==> job 7259: inputs <==
## cordic_rotation_top
module cordic_rotation_top#(parameter data_width=16,cordic_steps=16,angle_width=20)(
    input clk,
    input nreset,
    input enable,
    input signed [data_width-1:0] x_vec_in,
    input signed [data_width-1:0] y_vec_in,
    input [angle_width-1:0] target_angle,
    output wire signed  [data_width-1:0] x_vec_out,
    output wire signed  [data_width-1:0] y_vec_out,
    output reg done
    );
make LEC_CHECK=0 ABC_AREA=1 CAP_MARGIN=20 CORE_MARGIN=2 CORE_UTILIZATION=70 CTS_CLUSTER_DIAMETER=204 CTS_CLUSTER_SIZE=36 PLACE_DENSITY=0.82 SETUP_SLACK_MARGIN=0.57 SLEW_MARGIN=20 finish   # period 2.98 ns
run.sh (not shown) runs the stock make flow with config.mk's settings and CLKGATE_MAP_FILE=.
==> job 1937: changes against job 7259 <==
Settings changed: ABC_AREA 1 to not set, CORE_UTILIZATION 70 to 54, CTS_CLUSTER_DIAMETER 204 to not set, CTS_CLUSTER_SIZE 36 to not set, PLACE_DENSITY 0.82 to 0.6, SETUP_SLACK_MARGIN 0.57 to not set.
==> flow/constraint.sdc (replaced) <==
create_clock -name core_clock -period 5.86 [get_ports {clk}]
set_input_delay 1.1720 -clock core_clock [delete_from_list [all_inputs] [get_ports {clk}]]
set_output_delay 1.1720 -clock core_clock [all_outputs]
set_load 0.01 [all_outputs]
==> job 3022: changes against job 7259 <==
Settings changed: ABC_AREA 1 to not set, CORE_UTILIZATION 70 to 72, CTS_CLUSTER_DIAMETER 204 to 98, CTS_CLUSTER_SIZE 36 to 25, PLACE_DENSITY 0.82 to 0.64, SETUP_SLACK_MARGIN 0.57 to not set.
==> flow/constraint.sdc (replaced) <==
create_clock -name core_clock -period 4.5 [get_ports {clk}]
set_input_delay 0.9000 -clock core_clock [delete_from_list [all_inputs] [get_ports {clk}]]
set_output_delay 0.9000 -clock core_clock [all_outputs]
set_load 0.01 [all_outputs]
==> summary of the runs <==
Job 3022 did not get past global routing (5_1_grt). Job 7259 died in global routing (5_1_grt). Job 1937 produced a clean layout. Against job 1937, the synthesized cell count of job 7259 is higher by 21%. In job 1937 the area after synthesis is smaller than in job 7259, by about 3.5%. Die size, highest first: job 1937, job 7259, job 3022.

---

==> inputs of try-garnet <==
==> flow/design.v <==
`timescale 1ns / 1ps
module stages_rotation #(parameter data_width=16,angle_width=16,cordic_steps=16,stage_number=1)(
    input clk,
    input nreset,
    input enable,
    input signed [data_width-1:0] x_vec_in,
    input signed [data_width-1:0] y_vec_in,
    input signed [angle_width-1:0]angle_in,
    input signed [angle_width-1:0]target_angle,
    output signed [data_width-1:0] x_vec_out,
    output signed [data_width-1:0] y_vec_out,
    output reg signed [angle_width-1:0]angle_out,
    output reg signed [angle_width-1:0]target_angle_out,
    output reg done
    );
    wire signed [angle_width-1:0] atan [cordic_steps-1:0];
    assign atan[0] = 20'h02000; 
    assign atan[1] = 20'h012E4;
    assign atan[2] = 20'h009FB;
    assign atan[3] = 20'h00511;
    assign atan[4] = 20'h0028B;
    assign atan[5] = 20'h00145;
    assign atan[6] = 20'h000A2;
    assign atan[7] = 20'h00051;
    assign atan[8] = 20'h00028;
    assign atan[9] = 20'h00014;
    assign atan[10] = 20'h0000A;
    assign atan[11] = 20'h00005;
    assign atan[12] = 20'h00002;
    assign atan[13] = 20'h00001;
    assign atan[14] = 20'h00000;
    assign atan[15] = 20'h00000;
    reg signed [data_width-1:0]x_temp_out,y_temp_out;
    assign x_vec_out = x_temp_out;
    assign y_vec_out = y_temp_out;
    always @(posedge clk) begin
        if (~nreset) begin
            x_temp_out <= $signed({data_width{1'b0}});
            y_temp_out <= $signed({data_width{1'b0}});
				angle_out <= 0;
            done <= 1'b0;
        end
        else begin
            if (enable) begin
                if ($signed(target_angle) <= $signed(angle_in)) begin
                    x_temp_out <= x_vec_in + (y_vec_in>>>(stage_number-1));
                    y_temp_out <= y_vec_in - (x_vec_in>>>(stage_number-1));
                    angle_out <= angle_in - atan[stage_number-1];
                end
                else begin
                    x_temp_out <= x_vec_in - (y_vec_in>>>(stage_number-1));
                    y_temp_out <= y_vec_in + (x_vec_in>>>(stage_number-1));
                    angle_out <= angle_in + atan[(stage_number-1)];
                end
                target_angle_out <= target_angle;
                done <= 1'b1;
            end
            else begin
                x_temp_out <= $signed({data_width{1'b0}});
                y_temp_out <= $signed({data_width{1'b0}});
					 angle_out <= 0;
                done <= 1'b0;
            end
        end
    end
endmodule
`timescale 1ns / 1ps
module cordic_rotation_top#(parameter data_width=16,cordic_steps=16,angle_width=20)(
    input clk,
    input nreset,
    input enable,
    input signed [data_width-1:0] x_vec_in,
    input signed [data_width-1:0] y_vec_in,
    input [angle_width-1:0] target_angle,
    output wire signed  [data_width-1:0] x_vec_out,
    output wire signed  [data_width-1:0] y_vec_out,
    output reg done
    );
    wire signed [data_width-1:0] x [0:cordic_steps-1];
    wire signed [data_width-1:0] y [0:cordic_steps-1];
    wire signed [angle_width-1:0] angle_stages [0:cordic_steps-1];
    wire [1:cordic_steps] status;
	 reg signed [data_width-1+16:0] temp_x_vec_out,temp_y_vec_out;
	 wire done_last_stage;
	 reg signed [data_width-1:0] temp_x_vec_in,temp_y_vec_in;
	 reg [angle_width-1:0]temp_t_ang;
	 wire signed [angle_width-1:0] temp_target_angle [0:cordic_steps-1];
	 reg temp_enable;
	 always @(posedge clk) begin
		if(~nreset) begin
			temp_x_vec_in <= {data_width{1'b0}};
			temp_y_vec_in <= {data_width{1'b0}};
			temp_t_ang <= {angle_width{1'b0}};
			temp_enable <= 1'b0;
		end
		else begin
			if (enable) begin
				temp_enable <= 1'b1;				
				if ($signed(target_angle)>=$signed(20'h04000)) begin
				    if ($signed(target_angle)>=$signed(20'h08000)) begin
				        if ($signed(target_angle)>=$signed(20'h0C000)) begin
				            temp_x_vec_in <= x_vec_in;
                            temp_y_vec_in <= y_vec_in;
                            temp_t_ang <= $signed(target_angle) - $signed(20'h10000);
   				        end
				        else begin
				            temp_x_vec_in <= -x_vec_in;
                            temp_y_vec_in <= -y_vec_in;
                            temp_t_ang <= $signed(target_angle) - $signed(20'h08000);
				        end
				    end
				    else begin
                        temp_x_vec_in <= -x_vec_in;
                        temp_y_vec_in <= -y_vec_in;
                        temp_t_ang <= $signed(target_angle) - $signed(20'h08000);
  				    end
				end
                else if ($signed(target_angle)<=$signed(-20'h04000)) begin
                    if ($signed(target_angle)<=$signed(-20'h08000)) begin
                        if ($signed(target_angle)<=$signed(-20'h0C000)) begin
				            temp_x_vec_in <= x_vec_in;
                            temp_y_vec_in <= y_vec_in;
                            temp_t_ang <= $signed(target_angle) + $signed(20'h10000);
                        end
                        else begin
				            temp_x_vec_in <= -x_vec_in;
                            temp_y_vec_in <= -y_vec_in;
                            temp_t_ang <= $signed(target_angle) + $signed(20'h08000);
                        end
                    end
                    else begin
                        temp_x_vec_in <= -x_vec_in;
                        temp_y_vec_in <= -y_vec_in;
                        temp_t_ang <= $signed(target_angle) + $signed(20'h08000);
                    end
                end
				else begin
					temp_x_vec_in <= x_vec_in;
					temp_y_vec_in <= y_vec_in;
					temp_t_ang <= $signed(target_angle);
				end
			end
			else begin
				temp_enable <= 1'b0;
				temp_x_vec_in <= {data_width{1'b0}};
				temp_y_vec_in <= {data_width{1'b0}};
				temp_t_ang <= {angle_width{1'b0}};
			end
		end
	 end
    assign status[1] = temp_enable;
    assign x[0] = temp_x_vec_in;
    assign y[0] = temp_y_vec_in;
    assign angle_stages[0] = {angle_width{1'b0}};
    assign temp_target_angle[0] = temp_t_ang;
    genvar i;
    generate
        for (i=1;i<cordic_steps-1;i=i+1) begin:gen_rotation
            stages_rotation #(
                .data_width(data_width),
                .angle_width(angle_width),
                .cordic_steps(cordic_steps),
                .stage_number(i)
                )
            first(
                .clk(clk),
                .nreset(nreset),
                .enable(status[i]),
                .x_vec_in(x[i-1]),
                .y_vec_in(y[i-1]),
                .angle_in(angle_stages[i-1]),
                .target_angle(temp_target_angle[i-1]),
                .x_vec_out(x[i]),
                .y_vec_out(y[i]),
                .angle_out(angle_stages[i]),
                .target_angle_out(temp_target_angle[i]),
                .done(status[i+1])
                );
        end
    endgenerate
    stages_rotation #(
        .data_width(data_width),
        .angle_width(angle_width),
        .cordic_steps(cordic_steps),
        .stage_number(cordic_steps-1)
        )
    last(
        .clk(clk),
        .nreset(nreset),
        .enable(status[cordic_steps-1]),
        .x_vec_in(x[cordic_steps-2]),
        .y_vec_in(y[cordic_steps-2]),
        .angle_in(angle_stages[cordic_steps-2]),
        .target_angle(temp_target_angle[cordic_steps-2]),
        .x_vec_out(x[cordic_steps-1]),
        .y_vec_out(y[cordic_steps-1]),
        .angle_out(angle_stages[cordic_steps-1]),
        .target_angle_out(temp_target_angle[cordic_steps-1]),
        .done(done_last_stage)
        );
    reg counter;
	assign x_vec_out = temp_x_vec_out[data_width+7:8];
	assign y_vec_out = temp_y_vec_out[data_width+7:8];
	 always @(posedge clk) begin
        if (~nreset) begin
            done <= 1'b0;
        end
        else begin
            done <= done_last_stage;
            if (done_last_stage) begin
                    temp_x_vec_out <= $signed(x[cordic_steps-1])*$signed(16'b0000000010011011);
                    temp_y_vec_out <= $signed(y[cordic_steps-1])*$signed(16'b0000000010011011);
            end
        end
    end
endmodule
==> flow/run.sh <==
#!/bin/bash
# the make line also repeats each setting of config.mk as NAME=value (left out here)
make -C /OpenROAD-flow-scripts/flow DESIGN_CONFIG=/design/flow/config.mk WORK_HOME=/design/flow/orfs CLKGATE_MAP_FILE= finish
==> flow/config.mk <==
export PLATFORM = sky130hd
export DESIGN_NAME = cordic_rotation_top
export DESIGN_NICKNAME = cordic_rotation_top
export VERILOG_FILES = /design/flow/design.v
export SDC_FILE = /design/flow/constraint.sdc
export NUM_CORES = 4
export LEC_CHECK = 0
export CAP_MARGIN = 20
export CORE_MARGIN = 2
export CORE_UTILIZATION = 71
export CTS_CLUSTER_SIZE = 25
export PLACE_DENSITY = 0.64
export SETUP_SLACK_MARGIN = -0.32
export SLEW_MARGIN = 20
==> flow/constraint.sdc <==
create_clock -name core_clock -period 4.5 [get_ports {clk}]
set_input_delay 0.9000 -clock core_clock [delete_from_list [all_inputs] [get_ports {clk}]]
set_output_delay 0.9000 -clock core_clock [all_outputs]
set_load 0.01 [all_outputs]
==> try-zinc: changes against try-garnet <==
CORE_UTILIZATION = 72   (was 71)
CTS_CLUSTER_DIAMETER = 374   (was default)
CTS_CLUSTER_SIZE = default   (was 25)
PLACE_DENSITY = 0.6   (was 0.64)
SETUP_SLACK_MARGIN = default   (was -0.32)
TNS_END_PERCENT = 5   (was default)
==> flow/constraint.sdc (replaced) <==
create_clock -name core_clock -period 5.07 [get_ports {clk}]
set_input_delay 1.0140 -clock core_clock [delete_from_list [all_inputs] [get_ports {clk}]]
set_output_delay 1.0140 -clock core_clock [all_outputs]
set_load 0.01 [all_outputs]
==> flow_metrics.tcl <==
# implementation run metrics
set metrics [dict create \
    final.setup.worst_slack_ps -388.1 \
    powerDensity_mw_per_mm2 237.4 \
    r2r_start "gen_rotation[12].first.target_angle_out[15]" \
    p_comb_uw 1860 \
    logic_area_mm2 0.04697 \
    grt_util_met2_pct 61.58 \
    failed_checks "negative setup slack" \
    buf_share_pct 6.269 \
    power.share.sequential_pct 44.6 \
    hold_end "gen_rotation[1].first.target_angle_out[3]" \
    finalSetupViolCount 17 \
    status "finished with violations" \
    drt-met1-wl_mm 79.76 \
]
The numbers above come from try-zinc.

==> flow_metrics.tcl <==
# implementation run metrics
set metrics [dict create \
    status "finished with violations" \
    failed_checks "negative setup slack" \
    r2r_start "gen_rotation[11].first.target_angle_out[1]" \
    finalSetupViolCount 342 \
    buf_share_pct 12.23 \
    hold_end "gen_rotation[1].first.target_angle_out[1]" \
    final.setup.worst_slack_ps -1371 \
]
The numbers above come from try-garnet.

